==> flow/design.v (excerpt) <==
module MIPS(
    input [15:0] data_in,
    input clk,
    input interrupt,
    input reset,
    output [15:0] data_out,
    output [15:0] pm_addr,
    input [31:0] pm_rdata,
    output dm_en,
    output dm_we,
    output [15:0] dm_addr,
    output [15:0] dm_wdata,
    input [15:0] dm_rdata
    );
==> flow/config.mk <==
export PLATFORM = sky130hd
export DESIGN_NAME = MIPS
export DESIGN_NICKNAME = MIPS
export VERILOG_FILES = /design/flow/design.v
export SDC_FILE = /design/flow/constraint.sdc
export NUM_CORES = 4
export LEC_CHECK = 0
export CAP_MARGIN = 20
export CELL_PAD_IN_SITES_DETAIL_PLACEMENT = 2
export CORE_MARGIN = 10
export CORE_UTILIZATION = 40
export CTS_CLUSTER_DIAMETER = 391
export CTS_CLUSTER_SIZE = 52
export GPL_ROUTABILITY_DRIVEN = 0
export MAX_ROUTING_LAYER = met4
export MIN_ROUTING_LAYER = met2
export PLACE_DENSITY_LB_ADDON = 0.13
export SETUP_SLACK_MARGIN = 0.2
export SLEW_MARGIN = 20
==> flow/constraint.sdc <==
create_clock -name core_clock -period 12.0 [get_ports {clk}]
set_input_delay 2.4000 -clock core_clock [delete_from_list [all_inputs] [get_ports {clk}]]
set_output_delay 2.4000 -clock core_clock [all_outputs]
set_load 0.01 [all_outputs]
run.sh (not shown) runs the stock make flow with config.mk's settings and CLKGATE_MAP_FILE=.
The starting point ended with an error in 5_1_grt (GRT-0116).
Change:
- CELL_PAD_IN_SITES_DETAIL_PLACEMENT: 2 -> default
- CORE_MARGIN: 10 -> 2
- CTS_CLUSTER_DIAMETER: 391 -> default
- CTS_CLUSTER_SIZE: 52 -> default
- GPL_ROUTABILITY_DRIVEN: 0 -> default
- MAX_ROUTING_LAYER: met4 -> default
- MIN_ROUTING_LAYER: met2 -> default
- PLACE_DENSITY: default -> 0.6
- PLACE_DENSITY_LB_ADDON: 0.13 -> default
- SETUP_SLACK_MARGIN: 0.2 -> default
- clock period: 12.0 -> 6.8 ns (I/O delays scaled with it)
Effect: With this change the flow finished with setup timing left. Area after synthesis is unchanged. Die area went down by roughly a tenth. Synthesized cell count is unchanged.
Change:
- CELL_PAD_IN_SITES_DETAIL_PLACEMENT: default -> 2
- CORE_MARGIN: 2 -> 10
- CTS_CLUSTER_DIAMETER: default -> 391
- GPL_ROUTABILITY_DRIVEN: default -> 0
- MAX_ROUTING_LAYER: default -> met4
- PLACE_DENSITY: 0.6 -> default
- PLACE_DENSITY_LB_ADDON: default -> 0.13
- clock period: 6.8 -> 12.0 ns (I/O delays scaled with it)
=> This time the run passed the timing, DRC and antenna checks. Design area came out lower by 7.1%. Global-route usage came out higher by 2.1 points. Power came out lower by 46%. Sequential power came out lower by 43%. Setup slack is better by 0.73 ns. Combinational power came out lower by 54%. Wire length came out higher by about 15%. First-iteration DRC count came out lower by about 10%. Non-clock buffer count came out lower by 337.
Change:
- ABC_AREA: default -> 1
- CELL_PAD_IN_SITES_DETAIL_PLACEMENT: 2 -> default
- CORE_MARGIN: 10 -> 2
- CORE_UTILIZATION: 40 -> 69
- CTS_CLUSTER_DIAMETER: 391 -> default
- CTS_CLUSTER_SIZE: default -> 93
- GPL_ROUTABILITY_DRIVEN: 0 -> default
- MAX_ROUTING_LAYER: met4 -> default
- PLACE_DENSITY: default -> 0.42
- PLACE_DENSITY_LB_ADDON: 0.13 -> default
- clock period: 12.0 -> 6.94 ns (I/O delays scaled with it)
Outcome: Wire length shrinks by 17%. Power is higher by 74%. First-iteration DRC count is higher by 97%. Sequential share of layout area hardly moves. Worst setup slack gets worse by 0.15 ns. Count of clock-buffer cells in the layout falls by 5.
Change:
- ABC_AREA: 1 -> default
- CAP_MARGIN: 20 -> 40
- CELL_PAD_IN_SITES_DETAIL_PLACEMENT: default -> 1
- CELL_PAD_IN_SITES_GLOBAL_PLACEMENT: default -> 2
- CORE_MARGIN: 2 -> 10
- CORE_UTILIZATION: 69 -> 22
- CTS_CLUSTER_DIAMETER: default -> 205
- CTS_CLUSTER_SIZE: 93 -> default
- GPL_ROUTABILITY_DRIVEN: default -> 1
- GPL_TIMING_DRIVEN: default -> 1
- PLACE_DENSITY: 0.42 -> 0.92
- SETUP_SLACK_MARGIN: default -> -0.53
- clock period: 6.94 -> 11.7 ns (I/O delays scaled with it)
After rerunning: The changed run passed the timing, DRC and antenna checks; die area grows to 3.3 times its value; total power drops by 42%; routed wire length rises by 22%; sequential cell count shrinks by 1; worst setup slack gains 0.14 ns; sequential share of layout area falls by 2.1 points; area after synthesis barely changes; cell area increases by 5.0%; final cell count rises by 14%; core utilization goes down by 53 points; global-route usage came out lower by 33 points.
Change:
- CAP_MARGIN: 40 -> 5
- CELL_PAD_IN_SITES_DETAIL_PLACEMENT: 1 -> 0
- CELL_PAD_IN_SITES_GLOBAL_PLACEMENT: 2 -> 1
- CORE_MARGIN: 10 -> 2
- CORE_UTILIZATION: 22 -> 61
- GPL_ROUTABILITY_DRIVEN: 1 -> 0
- PLACE_DENSITY: 0.92 -> default
- SETUP_SLACK_MARGIN: -0.53 -> 1.25
- clock period: 11.7 -> 6.41 ns (I/O delays scaled with it)
Effect: This time the run produced a layout that fails on setup timing; wire length shrinks by 18%; die size went down by 66%; setup slack gets worse by 0.94 ns; synthesized cell count stays the same; cell area goes up by 1.6%; combinational power rose by about 120%; sequential power rises by about 80%; clock-buffer cell count is higher by 3.
Power and IR drop assume default switching activity.
